alpha:
// complex_multiplier
module complex_multiplier
    #(parameter integer     OPERAND_WIDTH_A = 16,  
      parameter integer     OPERAND_WIDTH_B = 16,  
      parameter integer     OPERAND_WIDTH_OUT = 32,   
      parameter integer     STAGES = 6,   
      parameter             BLOCKING = 0,
      parameter             ROUND_MODE = 0,
      parameter integer     GROWTH_BITS = 0,   
      parameter             BYTE_ALIGNED = 1,
      localparam            EFF_PORT_WIDTH_A = BYTE_ALIGNED ? ((OPERAND_WIDTH_A*2+15)/16)*16 : OPERAND_WIDTH_A * 2,
      localparam            EFF_PORT_WIDTH_B = BYTE_ALIGNED ? ((OPERAND_WIDTH_B*2+15)/16)*16 : OPERAND_WIDTH_B * 2,
      localparam            EFF_PORT_WIDTH_OUT = BYTE_ALIGNED ? ((OPERAND_WIDTH_OUT*2+15)/16)*16 : OPERAND_WIDTH_OUT * 2
    )
    (   
        input                                           aclk,
        input                                           aresetn,
		input                                           rounding_cy,
        input               [EFF_PORT_WIDTH_A - 1 : 0]    s_axis_a_tdata,
        output reg                                      s_axis_a_tready,
        input                                           s_axis_a_tvalid,
        input               [EFF_PORT_WIDTH_B - 1 : 0]    s_axis_b_tdata,
        output reg                                      s_axis_b_tready,
        input                                           s_axis_b_tvalid,
        output reg  		[EFF_PORT_WIDTH_OUT - 1 : 0]  m_axis_dout_tdata,
        output reg                                      m_axis_dout_tvalid,
        input                                           m_axis_dout_tready
        );
    localparam INPUT_WIDTH_A = OPERAND_WIDTH_A * 2;
    localparam INPUT_WIDTH_B = OPERAND_WIDTH_B * 2;
  ...
Size: ~140 I/O pins.
Settings: LEC_CHECK=0, CAP_MARGIN=20, CORE_ASPECT_RATIO=1.21, CORE_MARGIN=7, CORE_UTILIZATION=42, CTS_CLUSTER_DIAMETER=107, MIN_ROUTING_LAYER=met2, PLACE_DENSITY_LB_ADDON=0.16, SETUP_SLACK_MARGIN=1.07, SLEW_MARGIN=20; clock period 7.56 ns.
run.sh (not shown) runs the stock make flow with config.mk's settings and CLKGATE_MAP_FILE=.
Input changes introduced in beta (baseline for comparison: alpha):
- a deleted PLACE_DENSITY_LB_ADDON that had been 0.16
- a deleted MIN_ROUTING_LAYER that had been met2
- a deleted CORE_ASPECT_RATIO that had been 1.21
- a change of CORE_MARGIN from 7 to 2
- a deleted CTS_CLUSTER_DIAMETER that had been 107
- a change of CORE_UTILIZATION from 42 to 70
- a deleted SETUP_SLACK_MARGIN that had been 1.07
- a change of the clock period (ns, I/O delays scaled along) from 7.56 to 6.12
[summary]
alpha -> beta: xor/xnor cell area share of the yosys netlist delta 0, exact match. Critical path depth (higher): alpha. Setup slack: beta vs alpha down 1.26 ns. No crash in beta: every stage finished, but the layout fails its final checks due to negative setup slack. beta vs alpha on global-route wire length before repair: beta is the lower one. beta vs alpha: number of H-tree levels down. In beta relative to alpha, clock buffer instance count of the final layout had gone down by more than 10%.
What gamma does differently from beta at the input level:
- changing the clock period (ns, I/O delays scaled along) from 6.12 to 5.52
Findings:
The flow for gamma finished, though final verification flagged negative setup slack. Diff gamma..beta | clock net sink count | unchanged. Global-route wire length before repair ended up about 3.5% higher on gamma than on beta. gamma ended up with a higher total wirelength of the detailed-routed design than beta did. Reported for gamma and beta, die outline height turned out identical to the last digit. beta -> gamma: critical path depth increased by a few percent.

* * *

## JK
complex_multiplier again, from the RTL that the note above started with.
Settings: LEC_CHECK=0, ABC_AREA=1, CAP_MARGIN=20, CELL_PAD_IN_SITES_DETAIL_PLACEMENT=2, CORE_ASPECT_RATIO=0.7, CORE_MARGIN=2, CORE_UTILIZATION=40, CTS_CLUSTER_SIZE=97, GPL_ROUTABILITY_DRIVEN=0, MIN_ROUTING_LAYER=met2, PLACE_DENSITY_LB_ADDON=0.24, SLEW_MARGIN=20; clock period 6.67 ns.
JK never completed, since it errored out during global routing.
diff inputs: JK => MS
Settings: CAP_MARGIN now 25, was 20; GPL_TIMING_DRIVEN now 0, previously not set; CELL_PAD_IN_SITES_GLOBAL_PLACEMENT now 1, previously not set; the clock period (ns, I/O delays scaled along) now 9.25, was 6.67.
### Flow results
Per the final summary, MS finished and its layout is clean on timing, DRC and antenna.
From JK to MS the numbers moved as follows: synthesized-area fraction occupied by adder cells has remained practically unchanged; hold-fix buffer count after cts has remained practically unchanged; worst setup timing slack at the placement stage has increased; H-tree depth reported by CTS has increased; number of cells in the design after placement has increased.
Diff JK -> MS | number of clock buffers inserted by TritonCTS | up by a little under 10%
Inputs modified between MS and AL:
Settings: CTS_CLUSTER_SIZE: 97 -> unset; CELL_PAD_IN_SITES_GLOBAL_PLACEMENT: 1 -> unset; GPL_TIMING_DRIVEN: 0 -> unset; CORE_ASPECT_RATIO: 0.7 -> unset; CELL_PAD_IN_SITES_DETAIL_PLACEMENT: 2 -> unset; GPL_ROUTABILITY_DRIVEN: 0 -> unset; PLACE_DENSITY_LB_ADDON: 0.24 -> unset; MIN_ROUTING_LAYER: met2 -> unset; CAP_MARGIN: 25 -> 20; ABC_AREA: 1 -> unset; the clock period (ns, I/O delays scaled along): 9.25 -> 8.0.
--- outcome ---
- Between MS and AL, the flow reports number of ordinary and repair buffers in the finished layout decreasing by more than half.
- MS → AL: full die area has decreased.
- Route | AL vs MS | wire shorter in AL
- AL vs. MS: final area -9.1%.
- Standard cell with the maximum stage delay on the critical path = sky130_fd_sc_hd__edfxtp_1: AL; standard cell with the maximum stage delay on the critical path = sky130_fd_sc_hd__fa_1: MS
- Going from MS to AL, worst setup margin shrinks by 350 ps.
- Cmp AL vs MS: setup slack at placement lower in AL
Here is what was changed in the inputs of TR compared with AL.
Settings: CAP_MARGIN now 0, was 20; CORE_UTILIZATION now 72, was 40; the clock period (ns, I/O delays scaled along) now 4.05, was 8.0.
==> results <==
AL -> TR: number of buffers outside the clock class in the layout increased by more than 100%. Sequential share of layout area on TR is down relative to AL. In TR the implementation completed, yet the final layout does not meet the checks, the culprit being negative setup slack. Against AL, TR reports a die size that is lower.

* * *

The RTL this note starts from:
==> flow/design.v <==
`timescale 1ns / 1ns
module complex_multiplier
    #(parameter integer     OPERAND_WIDTH_A = 16,  
      parameter integer     OPERAND_WIDTH_B = 16,  
      parameter integer     OPERAND_WIDTH_OUT = 32,   
      parameter integer     STAGES = 6,   
      parameter             BLOCKING = 0,
      parameter             ROUND_MODE = 0,
      parameter integer     GROWTH_BITS = 0,   
      parameter             BYTE_ALIGNED = 1,
      localparam            EFF_PORT_WIDTH_A = BYTE_ALIGNED ? ((OPERAND_WIDTH_A*2+15)/16)*16 : OPERAND_WIDTH_A * 2,
      localparam            EFF_PORT_WIDTH_B = BYTE_ALIGNED ? ((OPERAND_WIDTH_B*2+15)/16)*16 : OPERAND_WIDTH_B * 2,
      localparam            EFF_PORT_WIDTH_OUT = BYTE_ALIGNED ? ((OPERAND_WIDTH_OUT*2+15)/16)*16 : OPERAND_WIDTH_OUT * 2
    )
    (   
        input                                           aclk,
        input                                           aresetn,
		input                                           rounding_cy,
        input               [EFF_PORT_WIDTH_A - 1 : 0]    s_axis_a_tdata,
        output reg                                      s_axis_a_tready,
        input                                           s_axis_a_tvalid,
        input               [EFF_PORT_WIDTH_B - 1 : 0]    s_axis_b_tdata,
        output reg                                      s_axis_b_tready,
        input                                           s_axis_b_tvalid,
        output reg  		[EFF_PORT_WIDTH_OUT - 1 : 0]  m_axis_dout_tdata,
        output reg                                      m_axis_dout_tvalid,
        input                                           m_axis_dout_tready
        );
    localparam INPUT_WIDTH_A = OPERAND_WIDTH_A * 2;
    localparam INPUT_WIDTH_B = OPERAND_WIDTH_B * 2;
    localparam OUTPUT_WIDTH  = OPERAND_WIDTH_OUT * 2;
    localparam TRUNC_BITS = (INPUT_WIDTH_A + INPUT_WIDTH_B - OUTPUT_WIDTH)/2 + 1 + GROWTH_BITS;
    localparam OUTPUT_PADDING = EFF_PORT_WIDTH_OUT - OUTPUT_WIDTH;
    localparam CALCULATION_STAGES = 6;    
    reg        [STAGES : 0]                     tvalid;
    reg        [EFF_PORT_WIDTH_OUT-1:0]         tdata [STAGES-2:0];
    wire signed [OPERAND_WIDTH_A-1:0] a_r = s_axis_a_tdata[OPERAND_WIDTH_A - 1 : 0];
    wire signed [OPERAND_WIDTH_A-1:0] a_i = s_axis_a_tdata[EFF_PORT_WIDTH_A / 2 + OPERAND_WIDTH_A - 1 : EFF_PORT_WIDTH_A / 2];
    wire signed [OPERAND_WIDTH_B-1:0] b_r = s_axis_b_tdata[OPERAND_WIDTH_B - 1 : 0];
    wire signed [OPERAND_WIDTH_B-1:0] b_i = s_axis_b_tdata[EFF_PORT_WIDTH_B / 2 + OPERAND_WIDTH_B - 1 : EFF_PORT_WIDTH_B / 2];
    reg signed [OPERAND_WIDTH_A + OPERAND_WIDTH_B : 0] mult_r, mult_i, mult_0, common, common_r1, common_r2, p_r_int, p_i_int;
    reg signed [OPERAND_WIDTH_A - 1 : 0] a_r_d, a_i_d, a_r_dd, a_i_dd, a_r_ddd, a_i_ddd, a_r_dddd, a_i_dddd;
    reg signed [OPERAND_WIDTH_B - 1 : 0] b_r_d, b_i_d, b_r_dd, b_i_dd, b_r_ddd, b_i_ddd;
    reg                          a_valid_d, b_valid_d;
    reg signed [OPERAND_WIDTH_A : 0] a_dd_common;
    reg signed [OPERAND_WIDTH_B : 0] a_dd_r, a_dd_i;
    reg        [STAGES - 1 : 0]  rounding_cy_buf ;
    wire signed [OPERAND_WIDTH_OUT - 1 : 0] result_r;
    wire signed [OPERAND_WIDTH_OUT - 1 : 0] result_i;
    wire signed [OPERAND_WIDTH_A + OPERAND_WIDTH_B + 1 - 1 : 0] temp1, temp2;
    localparam rounding_cy_buf_index = CALCULATION_STAGES - 1;
    wire signed [OPERAND_WIDTH_A + OPERAND_WIDTH_B + 1 - 1 : 0] rounding_cy_extended = {{(OPERAND_WIDTH_A + OPERAND_WIDTH_B){1'b0}}, rounding_cy_buf[rounding_cy_buf_index]};
	if (ROUND_MODE == 0 || TRUNC_BITS == 0) begin
        assign temp1 = p_r_int >>> TRUNC_BITS;
        assign temp2 = p_i_int >>> TRUNC_BITS;
		assign result_r = temp1[OPERAND_WIDTH_OUT - 1 : 0];
		assign result_i = temp2[OPERAND_WIDTH_OUT - 1 : 0];    
	end
	else begin
        wire signed [OPERAND_WIDTH_A + OPERAND_WIDTH_B + 1 - 1 : 0] point5_correction = {{(OPERAND_WIDTH_A + OPERAND_WIDTH_B + 1 - TRUNC_BITS){1'b0}}, 1'b0, {(TRUNC_BITS-1){1'b1}}} + rounding_cy_extended;
        assign temp1 = (p_r_int + point5_correction) >>> TRUNC_BITS;
        assign temp2 = (p_i_int + point5_correction) >>> TRUNC_BITS;
		assign result_r = temp1[OPERAND_WIDTH_OUT-1:0];
		assign result_i = temp2[OPERAND_WIDTH_OUT-1:0];    
	end
    integer i;
    always @(posedge aclk) begin
        if (!aresetn) begin
            tvalid <= 0;
            a_valid_d <= 0;
            b_valid_d <= 0;
            m_axis_dout_tvalid <= 0;
        end
        else begin
            a_valid_d <= s_axis_a_tvalid;
            b_valid_d <= s_axis_b_tvalid;
            a_r_d <= a_r;
            a_i_d <= a_i;
            b_r_d <= b_r;
            b_i_d <= b_i;
            if (ROUND_MODE == 1)
                rounding_cy_buf[0] <= rounding_cy;
            else if (ROUND_MODE == 2)   
                rounding_cy_buf[0] <= ~rounding_cy_buf[0];
            if (BLOCKING == 1 && m_axis_dout_tready == 0 && m_axis_dout_tvalid == 1) begin 
                m_axis_dout_tvalid <= 0;
                m_axis_dout_tdata <= {(OUTPUT_WIDTH){1'b0}};
                s_axis_a_tready <= 0;
                s_axis_b_tready <= 0;
            end
            else begin
                s_axis_a_tready <= 1;
                s_axis_b_tready <= 1;
                a_dd_common <= a_r_d - a_i_d;
                a_r_dd <= a_r_d;
                a_i_dd <= a_i_d;
                b_r_dd <= b_r_d;
                b_i_dd <= b_i_d;
                a_r_ddd <= a_r_dd;
                a_i_ddd <= a_i_dd;
                b_r_ddd <= b_r_dd;
                b_i_ddd <= b_i_dd;
                mult_0 <= a_dd_common * b_i_dd;
                a_r_dddd <= a_r_ddd;
                a_i_dddd <= a_i_ddd;
                a_dd_r <= b_r_ddd - b_i_ddd;
                a_dd_i <= b_r_ddd + b_i_ddd;
                common <= mult_0;
                mult_r <= a_dd_r * a_r_dddd;
                mult_i <= a_dd_i * a_i_dddd;
                common_r1 <= common;
                common_r2 <= common;
                p_r_int <= mult_r + common_r1;
                p_i_int <= mult_i + common_r2;
                for (i = 1; i<STAGES; i = i + 1) begin
                    rounding_cy_buf[i] <= rounding_cy_buf[i-1];
                end
                tvalid[0] <= a_valid_d & b_valid_d;
                for (i = 1; i<(STAGES); i = i+1) begin
                    tvalid[i] <= tvalid[i-1];
                end
                m_axis_dout_tvalid <= tvalid[STAGES-2];
                if (STAGES > CALCULATION_STAGES) begin
                    tdata[0] <= {{(OUTPUT_PADDING/2){result_i[OPERAND_WIDTH_OUT - 1]}}, result_i,
                        {(OUTPUT_PADDING/2){result_r[OPERAND_WIDTH_OUT - 1]}}, result_r};
                    for (i = 1; i<(STAGES-CALCULATION_STAGES); i = i+1) begin
                        tdata[i] <= tdata[i-1];
                    end
                    m_axis_dout_tdata <= tdata[STAGES - CALCULATION_STAGES - 1];
                end
                else begin
                     m_axis_dout_tdata <= {{(OUTPUT_PADDING/2){result_i[OPERAND_WIDTH_OUT - 1]}}, result_i,
                         {(OUTPUT_PADDING/2){result_r[OPERAND_WIDTH_OUT - 1]}}, result_r};
                end
            end
        end
    end
endmodule
clock: 4.63 ns
lec_check: 0
cap_margin: 20
core_aspect_ratio: 1.39
core_margin: 2
core_utilization: 72
cts_cluster_diameter: 361
cts_cluster_size: 10
place_density: 0.39
slew_margin: 20
tns_end_percent: 10
The first run finished but failed the layout checks on negative setup slack.
==> next run, changes <==
- CORE_ASPECT_RATIO: 1.39 -> default
- CTS_CLUSTER_DIAMETER: 361 -> default
- CTS_CLUSTER_SIZE: 10 -> default
- PLACE_DENSITY: 0.39 -> 0.42
- TNS_END_PERCENT: 10 -> default
- clock period: 4.63 -> 7.89 ns (I/O delays scaled with it)
After rerunning:
- The new run went through all stages and came out clean
- synthesized cell count stays the same
- global-route usage falls by 6.3 points
- core utilization came out lower by 8.5 points
- wire length went down by 19%
- first-iteration DRC count fell by 9.3%
==> next run, changes <==
- CORE_UTILIZATION: 72 -> 58
- PLACE_DENSITY: 0.42 -> default
- clock period: 7.89 -> 4.08 ns (I/O delays scaled with it)
Now the flow finished but fails on negative setup slack.
Sequential share of layout area is lower by 4.1 points.
Final area is higher by 16%.
Worst hold slack improved by 35 ps.
Via count is higher by 6.2%.
Maximum frequency is higher by 18%.
Non-clock buffer count is higher by 665.
Global-route usage is lower by 3.0 points.
Utilization is lower by 5.6 points.
Cell count is higher by 15%.
==> next run, changes <==
- CORE_ASPECT_RATIO: default -> 0.7
- CORE_UTILIZATION: 58 -> 40
- GPL_ROUTABILITY_DRIVEN: default -> 0
- clock period: 4.08 -> 8.0 ns (I/O delays scaled with it)
- The changed run completed without violations
- non-clock buffer count goes down by 663
- routed wire length increases slightly
- sequential share of layout area came out higher by 3.6 points
==> next run, changes <==
- CORE_ASPECT_RATIO: 0.7 -> default
- CORE_UTILIZATION: 40 -> 72
- GPL_ROUTABILITY_DRIVEN: 0 -> default
- PLACE_DENSITY_LB_ADDON: default -> 0.21
- clock period: 8.0 -> 5.88 ns (I/O delays scaled with it)
The new run finished with negative setup slack left.
Worst setup slack loses 1400 ps.
Utilization goes up by 42 points.
Design area came out higher by 7.6%.
Routed wire length rose by 8.8%.
Sequential share of layout area shrinks by 2.1 points.
Via count climbs by 14%.
Synthesized area is unchanged.
Fmax grows by 11%.
Hold slack barely changes.
